// fp_mul
module fp_mul(clk, op1, op2, result, under, over);
input wire clk;
input wire [15:0] op1, op2;
output reg [15:0] result;
output reg under, over;
reg [15:0] op1reg, op2reg;
wire [21:0] signew;
wire [4:0] expnew;
wire signnew;
wire [15:0] fp_result;
wire fp_under, fp_over;
always @(posedge clk)
begin
	op1reg <= op1;
	op2reg <= op2;
	result <= fp_result;
	under <= fp_under;
	over <= fp_over;
end
fp1 stage1(.sig1(op1reg[10:0]), .sig2(op2reg[10:0]), .exp1(op1reg[14:11]), .exp2(op2reg[14:11]),
	.sign1(op1reg[15]), .sign2(op2reg[15]), .signew(signew), .expnew(expnew), .signnew(signnew));
fp2 stage2(.sig(signew), .exp(expnew), .sign(signnew), .fp_result(fp_result), .under(fp_under), .over(fp_over));
endmodule
For scale: about 570 cells after synthesis, about 50 flip-flops, ~51 I/O pins, about 5400 um^2 of cells after synthesis.
export LEC_CHECK = 0
export CAP_MARGIN = 20
export CORE_MARGIN = 2
export CORE_UTILIZATION = 58
export SETUP_SLACK_MARGIN = 1.02
export SLEW_MARGIN = 20
create_clock -name core_clock -period 3.9 [get_ports {clk}]
run.sh (not shown) runs the stock make flow with config.mk's settings and CLKGATE_MAP_FILE=.
The baseline completed, yet does not pass: negative setup slack.
==> next run, changes <==
ABC_AREA = 1   (was not set)
CORE_UTILIZATION = 72   (was 58)
CTS_CLUSTER_SIZE = 100   (was not set)
SETUP_SLACK_MARGIN = not set   (was 1.02)
clock period = 4.82 ns   (was 3.9 ns; I/O delays follow)
The changed run completed, yet does not pass: negative setup slack. Setup slack gains 1.0 ns. Die size came out lower by 13%. Critical path depth went up by 5. Global-route usage is higher by 13 points. Maximum frequency rose by 2.6%.
==> next run, changes <==
ABC_AREA = not set   (was 1)
CORE_UTILIZATION = 40   (was 72)
CTS_CLUSTER_SIZE = not set   (was 100)
clock period = 5.15 ns   (was 4.82 ns; I/O delays follow)
Result: The new run completed without violations. Setup slack improved by 0.16 ns. Wire length came out lower by 33%. First-iteration DRC count came out lower by 75%. Clock-buffer cell count stays the same. Clock power came out higher by 52%. Worst hold slack got worse by 0.021 ns. Sequential power came out lower by 6.5%. Maximum frequency came out lower by about 3.4%.
==> next run, changes <==
CORE_UTILIZATION = 70   (was 40)
CTS_CLUSTER_SIZE = 22   (was not set)
SETUP_SLACK_MARGIN = -0.11   (was not set)
clock period = 3.9 ns   (was 5.15 ns; I/O delays follow)
With this change the flow failed in global routing (GRT-0232). Die area shrinks by well over a third. Synthesized area is unchanged. Synthesized cell count is unchanged.

---

Setup of job 4947:
fp_mul again, from the RTL that the note above started with.
export LEC_CHECK = 0
export CAP_MARGIN = 20
export CORE_MARGIN = 2
export CORE_UTILIZATION = 70
export CTS_CLUSTER_SIZE = 34
export PLACE_DENSITY = 0.64
export SETUP_SLACK_MARGIN = 1.02
export SLEW_MARGIN = 20
create_clock -name core_clock -period 3.9 [get_ports {clk}]
Seen in the log of job 4947: GRT-0232 during 5_1_grt, after which the run never completed.
The following lists how job 9874 was set up differently from job 4947:
Settings: changing CORE_UTILIZATION from 70 to 66; removing SETUP_SLACK_MARGIN (formerly 1.02); removing PLACE_DENSITY (formerly 0.64); changing CTS_CLUSTER_SIZE from 34 to 35; changing the clock period (ns, I/O delays scaled along) from 3.9 to 4.96.
[summary]
Complete run, failing final checks: job 9874, reason negative setup slack.
[job 9874] number of gates given a new drive strength after cts fell 3 relative to job 4947
Relative to job 4947, job 9874 improves final HPWL from detailed placement.
Die size came out higher on job 9874 than on job 4947.
As of job 9874, horizontal die dimension had risen by a few percent compared to job 4947.
Starting density of the core sits lower in job 9874 than in job 4947.
[inputs] job 3262 vs job 9874
Settings: CTS_CLUSTER_SIZE no longer set, was 35; CORE_UTILIZATION now 40, was 66; the clock period (ns, I/O delays scaled along) now 5.3, was 4.96.
==> results <==
- Every stage of job 9874 finished as expected; the final checks, on the other hand, flagged negative setup slack, which means the layout fails.
- No stage failed in job 3262, and the final checks on the layout all came back clean.
- Going from job 9874 to job 3262, routed length per placed instance moved down; average instance area after synthesis closely matched the old numbers; number of flip-flops and latches held steady; global-route usage shrank by 18 points; worst setup slack shows an increase of 0.49 ns.
- | total cell area at the placement stage | higher: job 9874 |
> inputs changed (job 3262 -> job 2644)
Settings: MIN_ROUTING_LAYER newly set to met2; SLEW_MARGIN changed from 20 to 0; CORE_MARGIN changed from 2 to 3; TNS_END_PERCENT newly set to 75; CORE_ASPECT_RATIO newly set to 1.12; PLACE_DENSITY_LB_ADDON newly set to 0.21; CAP_MARGIN changed from 20 to 5; CELL_PAD_IN_SITES_DETAIL_PLACEMENT newly set to 1; CORE_UTILIZATION changed from 40 to 69; CTS_CLUSTER_DIAMETER newly set to 136.
Results
- Every stage of the flow completed for job 3262, and the final layout passed the timing, design-rule and antenna checks.
- In the summary table, job 2644 is marked failed, with error DPL-0033 raised in 3_5_place_dp.
- In the reports for job 2644 and job 3262, the larger global placer's final weighted congestion belongs to job 2644.
- Job 2644 -> job 3262: chip area from the yosys synthesis statistics flat
- Between job 2644 and job 3262, floorplan core density is lower for job 3262, job 2644 comes in above that.
- Diff job 2644 and job 3262: area of the chip lower in job 2644

---

the previous run:
Starting RTL as in the previous note.
export LEC_CHECK = 0
export CAP_MARGIN = 20
export CORE_MARGIN = 2
export CORE_UTILIZATION = 25
export SLEW_MARGIN = 20
create_clock -name core_clock -period 5.15 [get_ports {clk}]
The previous run: all stages complete, timing, DRC and antenna checks passed
diff inputs: the previous run => the current run
Settings: an added ABC_AREA of 1; a change of CORE_UTILIZATION from 25 to 72; an added CTS_CLUSTER_SIZE of 10; a change of the clock period (ns, I/O delays scaled along) from 5.15 to 1.59.
--- outcome ---
- The previous run and the current run: one clean run, the previous run; the rest did not finish clean.
- Mux cell area share after synthesis in the current run is 1.0 points below the previous run.
- Going from the previous run to the current run, the area share of and/or/nand/nor cells after synthesis was found to have gone up by 4.8 points.
- The current run ends up with higher cell area after placement than the previous run does.
- For synthesized netlist cell count, dividing the value from the previous run by the value from the current run gives 0.76.

---

## before
The RTL this note starts from:
==> flow/design.v <==
module fp1(sig1, sig2, exp1, exp2, sign1, sign2, signew, expnew, signnew);
input wire [10:0] sig1, sig2; 
input wire [3:0] exp1, exp2;
input wire sign1, sign2;
output wire [21:0] signew;
output wire [4:0] expnew;
output wire signnew;
assign expnew = exp1 + exp2 - 3'b111;
assign signew = sig1 * sig2;
assign signnew = sign1 ^ sign2;
endmodule
module fp2(sig, exp, sign, fp_result, under, over);
input wire [21:0] sig;
input wire [4:0] exp;
input wire sign;
output wire [15:0] fp_result;
output wire under, over;
reg [21:0] tempsig;
reg [4:0] tempexp;
reg underflow;
reg overflow;
always @(*)
begin
	if(sig[20]==1'b0)
		begin
			tempsig = sig >> 1;
			tempexp = exp + 1'b1;
		end
	else 
		begin
			tempsig = sig;
			tempexp = exp;
		end
	if (tempexp > 5'd24) underflow = 1'b1;
	else underflow = 1'b0;
	if (tempexp[4]==1) overflow = 1'b1;
	else overflow =1'b0;
end
assign fp_result = {sign, tempexp[3:0], tempsig[19:9] };
assign under = underflow;
assign over = overflow;
endmodule
module fp_mul(clk, op1, op2, result, under, over);
input wire clk;
input wire [15:0] op1, op2;
output reg [15:0] result;
output reg under, over;
reg [15:0] op1reg, op2reg;
wire [21:0] signew;
wire [4:0] expnew;
wire signnew;
wire [15:0] fp_result;
wire fp_under, fp_over;
always @(posedge clk)
begin
	op1reg <= op1;
	op2reg <= op2;
	result <= fp_result;
	under <= fp_under;
	over <= fp_over;
end
fp1 stage1(.sig1(op1reg[10:0]), .sig2(op2reg[10:0]), .exp1(op1reg[14:11]), .exp2(op2reg[14:11]),
	.sign1(op1reg[15]), .sign2(op2reg[15]), .signew(signew), .expnew(expnew), .signnew(signnew));
fp2 stage2(.sig(signew), .exp(expnew), .sign(signnew), .fp_result(fp_result), .under(fp_under), .over(fp_over));
endmodule
clock: 3.9 ns
lec_check: 0
cap_margin: 5
core_margin: 2
core_utilization: 67
setup_slack_margin: -0.28
slew_margin: 20
[flow] before | stages: complete | final checks: fail | reason: negative setup slack
The following lists how after was set up differently from before:
--- a/flow/config.mk
+++ b/flow/config.mk
@@ -8 +8,2 @@
-export CAP_MARGIN = 5
+export ABC_AREA = 1
+export CAP_MARGIN = 20
@@ -10,2 +11 @@
-export CORE_UTILIZATION = 67
-export SETUP_SLACK_MARGIN = -0.28
+export CORE_UTILIZATION = 65
==> flow/constraint.sdc <==
create_clock -name core_clock -period 5.83 [get_ports {clk}]
set_input_delay 1.1660 -clock core_clock [delete_from_list [all_inputs] [get_ports {clk}]]
set_output_delay 1.1660 -clock core_clock [all_outputs]
set_load 0.01 [all_outputs]
--- outcome ---
- Summary of before and after: one run falls short of a clean finish, namely before.
- On global-route wire length before repair, after does better than before.
- Chip width sits higher in after than in before.
- Detailed router's first-iteration violation count | after below before
- Sort after and before by cell area, descending, and before comes first.
- Clock distribution area overhead in the final layout, after and before: larger value in after
- after vs. before: fraction of power consumed by the clock network went up by 2.6 points.
- dfxtp_1 as the slowest cell on the critical path was reported by after, and fa_1 by before.
- The portion of total power attributed to combinational logic reported for after is smaller than that of before by 6.7 points.
- after ended up with under as its end of the critical path; before ended up with result[2].

---

// fp_mul: RTL as listed in full above, without the edits since
export LEC_CHECK = 0
export ABC_AREA = 1
export CAP_MARGIN = 20
export CORE_MARGIN = 2
export CORE_UTILIZATION = 72
export CTS_CLUSTER_SIZE = 100
export PLACE_DENSITY = 0.38
export SETUP_SLACK_MARGIN = 1.14
export SLEW_MARGIN = 20
export TNS_END_PERCENT = 5
create_clock -name core_clock -period 4.82 [get_ports {clk}]
The baseline reached the layout checks and failed them: setup timing.
Edit:
CORE_UTILIZATION = 71   (was 72)
CTS_CLUSTER_SIZE = default   (was 100)
PLACE_DENSITY = default   (was 0.38)
SETUP_SLACK_MARGIN = default   (was 1.14)
TNS_END_PERCENT = default   (was 5)
clock period = 1.59 ns   (was 4.82 ns; I/O delays follow)
- The changed run stopped in clock tree synthesis (4_1_cts)
- synthesized cell count stays the same
- die size came out higher by 1.4%
- synthesized area does not change
Edit:
CORE_UTILIZATION = 68   (was 71)
CTS_CLUSTER_SIZE = 74   (was default)
HOLD_SLACK_MARGIN = -0.09   (was default)
SETUP_SLACK_MARGIN = -0.06   (was default)
clock period = 5.01 ns   (was 1.59 ns; I/O delays follow)
Effect:
- This time the run produced a clean layout
- synthesized area is unchanged
- die size is higher by a few percent
- synthesized cell count stays the same
Edit:
CORE_UTILIZATION = 72   (was 68)
CTS_CLUSTER_SIZE = 98   (was 74)
HOLD_SLACK_MARGIN = default   (was -0.09)
SETUP_SLACK_MARGIN = default   (was -0.06)
clock period = 1.59 ns   (was 5.01 ns; I/O delays follow)
After rerunning:
- The changed run failed in clock tree synthesis (4_1_cts), error DPL-0033
- synthesized area stays the same
- die area is lower by a few percent
- synthesized cell count does not change

---

RTL: the design.v shown in full above, as it stands there.
make LEC_CHECK=0 ABC_AREA=1 CAP_MARGIN=20 CELL_PAD_IN_SITES_DETAIL_PLACEMENT=0 CORE_ASPECT_RATIO=0.83 CORE_MARGIN=10 CORE_UTILIZATION=63 CTS_CLUSTER_DIAMETER=300 CTS_CLUSTER_SIZE=99 SETUP_SLACK_MARGIN=-0.25 SLEW_MARGIN=35 TNS_END_PERCENT=70 finish   # period 5.04 ns
The first run produced a clean layout.
Change:
CORE_UTILIZATION = 39   (was 63)
The changed run passed the timing, design-rule and antenna checks.
Worst setup slack improved by 0.049 ns.
Design area grows by a few percent.
First-iteration DRC count is lower by about a fifth.
Sequential power is about the same.
Register-to-register slack improves by 0.05 ns.
Utilization came out lower by 28 points.
Clock-buffer cell count increases by 1.
Sequential share of layout area falls by 0.61 points.
Clock skew goes down by 0.014 ns.
Change:
ABC_AREA = not set   (was 1)
CORE_MARGIN = 2   (was 10)
CORE_UTILIZATION = 62   (was 39)
CTS_CLUSTER_DIAMETER = 46   (was 300)
SETUP_SLACK_MARGIN = not set   (was -0.25)
Outcome: Now the flow completed and failed the layout checks on setup timing; non-clock buffer count rose by 37; routed wire length climbs by 12%; area after synthesis fell by about 6%; clock-buffer cell count goes down by 1; final area grows by 2.7%; utilization went up by 37 points; global-route usage rises by 16 points; fmax came out lower by about 7%; power increases by 25%.
Change:
ABC_AREA = 1   (was not set)
CORE_ASPECT_RATIO = 0.93   (was 0.83)
CORE_UTILIZATION = 72   (was 62)
CTS_CLUSTER_DIAMETER = 300   (was 46)
PLACE_DENSITY = 0.35   (was not set)
SETUP_SLACK_MARGIN = 1.48   (was not set)
clock period = 5.61 ns   (was 5.04 ns; I/O delays follow)
Effect: The changed run finished clean. Core utilization increases by 8.1 points. Non-clock buffer count came out lower by 30. Sequential cell count is unchanged.

---

// fp_mul: RTL as listed in full above, without the edits since
clock: 4.24 ns
lec_check: 0
abc_area: 1
cap_margin: 5
core_margin: 2
core_utilization: 71
cts_cluster_diameter: 199
cts_cluster_size: 35
place_density: 0.81
slew_margin: 20
The first run ended with an error in 5_1_grt (DPL-0038).
==> next run, changes <==
- CAP_MARGIN: 5 -> 20
- PLACE_DENSITY: 0.81 -> unset
- clock period: 4.24 -> 4.96 ns (I/O delays scaled with it)
Effect:
- This time the run completed without violations
- die area does not change
- area after synthesis stays the same
- synthesized cell count does not change
==> next run, changes <==
- CORE_UTILIZATION: 71 -> 72
- CTS_CLUSTER_DIAMETER: 199 -> unset
- CTS_CLUSTER_SIZE: 35 -> 10
- PLACE_DENSITY: unset -> 0.36
- SETUP_SLACK_MARGIN: unset -> 0.12
- clock period: 4.96 -> 1.59 ns (I/O delays scaled with it)
This time the run ended with an error in 4_1_cts.
Synthesized area does not change.
Die area came out lower by 1.3%.
Synthesized cell count stays the same.

---

## red
RTL: the design.v shown in full above, as it stands there.
export LEC_CHECK = 0
export CAP_MARGIN = 25
export CELL_PAD_IN_SITES_DETAIL_PLACEMENT = 1
export CORE_MARGIN = 2
export CORE_UTILIZATION = 40
export CTS_CLUSTER_DIAMETER = 180
export MIN_ROUTING_LAYER = met2
export SLEW_MARGIN = 0
export TNS_END_PERCENT = 75
create_clock -name core_clock -period 5.3 [get_ports {clk}]
red ran in full, but the layout does not pass; the checks complain about setup timing.
The inputs of blue differ from those of red as listed below.
Settings: an added SETUP_SLACK_MARGIN of -0.21; a deleted CELL_PAD_IN_SITES_DETAIL_PLACEMENT that had been 1; a deleted MIN_ROUTING_LAYER that had been met2; a change of CTS_CLUSTER_DIAMETER from 180 to 347; an added CTS_CLUSTER_SIZE of 20; a change of CAP_MARGIN from 25 to 20; a change of SLEW_MARGIN from 0 to 20; an added ABC_AREA of 1; a deleted TNS_END_PERCENT that had been 75; an added CORE_ASPECT_RATIO of 1.84; an added HOLD_SLACK_MARGIN of -0.07.
--- outcome ---
Comparing sequential cell area share for red and blue, the smaller number came from blue.
The final layout from blue, which completed every stage, passed the timing, design-rule and antenna checks at the end of the flow.
Looking only at flip-flop and latch area, and setting everything else aside, the lower value of red and blue goes to blue.
Compared with red, in blue worst hold margin increased 0.0034 ns; die area +about 7%; final design area excluding fillers now smaller; area occupied by multi-input gates lost about 6.5%; synthesized cell area climbed about 7%.
Comparing red and blue, synthesized cell count is lower on red.
Maximum vdd drop (blue vs. red) increases by more than a quarter
blue gives less signed area change from the synthesized netlist to the final layout than red did.
Taking red as the reference point, the via count of the first global-routing pass of blue falls by 1,961.
#### Input delta (green over blue)
Settings: SETUP_SLACK_MARGIN changed from -0.21 to 0.26; ABC_AREA removed (was 1); CORE_ASPECT_RATIO changed from 1.84 to 0.64; PLACE_DENSITY newly set to 0.55; CORE_MARGIN changed from 2 to 9; CTS_CLUSTER_DIAMETER removed (was 347); HOLD_SLACK_MARGIN removed (was -0.07); CTS_CLUSTER_SIZE removed (was 20); CELL_PAD_IN_SITES_DETAIL_PLACEMENT newly set to 2; TNS_END_PERCENT newly set to 95.
Results
In green the implementation completed, yet the final layout does not meet the checks, the culprit being setup timing.
Comparing green against blue, there is no change at all in number of antenna violations at the first check in global routing.
The final reports for green and blue show relative area change from synthesis to final layout higher in the former.
[green] average detailed-routed wire length per instance rose about 180% relative to blue
Row part of the power in registers: green lower / blue higher
Re logic depth of the worst path, buffers included: green is 1 down on blue.
green reports a lower maximum frequency from static timing analysis than blue does.
Summary — core footprint, green relative to blue: lower, by about 8%.
The inputs of orange differ from those of green as listed below.
Settings: setting HOLD_SLACK_MARGIN to -0.07 for the first time; setting ABC_AREA to 1 for the first time; removing PLACE_DENSITY (formerly 0.55); changing CORE_UTILIZATION from 40 to 69; removing TNS_END_PERCENT (formerly 95); removing CELL_PAD_IN_SITES_DETAIL_PLACEMENT (formerly 2); setting CTS_CLUSTER_SIZE to 98 for the first time; changing CAP_MARGIN from 20 to 0; changing CORE_ASPECT_RATIO from 0.64 to 0.5; setting CTS_CLUSTER_DIAMETER to 347 for the first time; changing SETUP_SLACK_MARGIN from 0.26 to -0.21; changing CORE_MARGIN from 9 to 2.
## What came out
The final reports for orange and green show cell count higher in the former. Among orange and green, a clean, completed layout was produced by orange alone. green: flow complete, layout not clean; failing: setup timing. Row footprint of the multi-input gates: orange lower / green higher. In the reports for orange and green, the smaller number of cell instances after yosys synthesis belongs to green. Row cell count after placement: orange higher / green lower. Tap cell count (orange over green): decrease, about 36%. green → orange: sequential share of layout area rose by 0.78 points, detailed-routed wire length on met3 has decreased, overall routed net length lost 18 mm.
Inputs modified between orange and purple:
Settings: a change of CORE_UTILIZATION from 69 to 47; an added PLACE_DENSITY of 0.35; a change of CAP_MARGIN from 0 to 20.
==> results <==
- Pin slew with the least headroom to its limit, orange and purple: larger value in purple
- purple ended up with a higher design area than orange did.
- Between orange and purple, the difference in total count of hold-check failures in the final report is negligible.
- Buffering overhead (higher): purple
- Relative to orange, instance area after placement has increased by about 1.9% in purple.
- Going from orange to purple, part of the total power dissipated in the clock network flat, path length in cells of the critical path now sits lower.
Power and IR drop assume default switching activity.
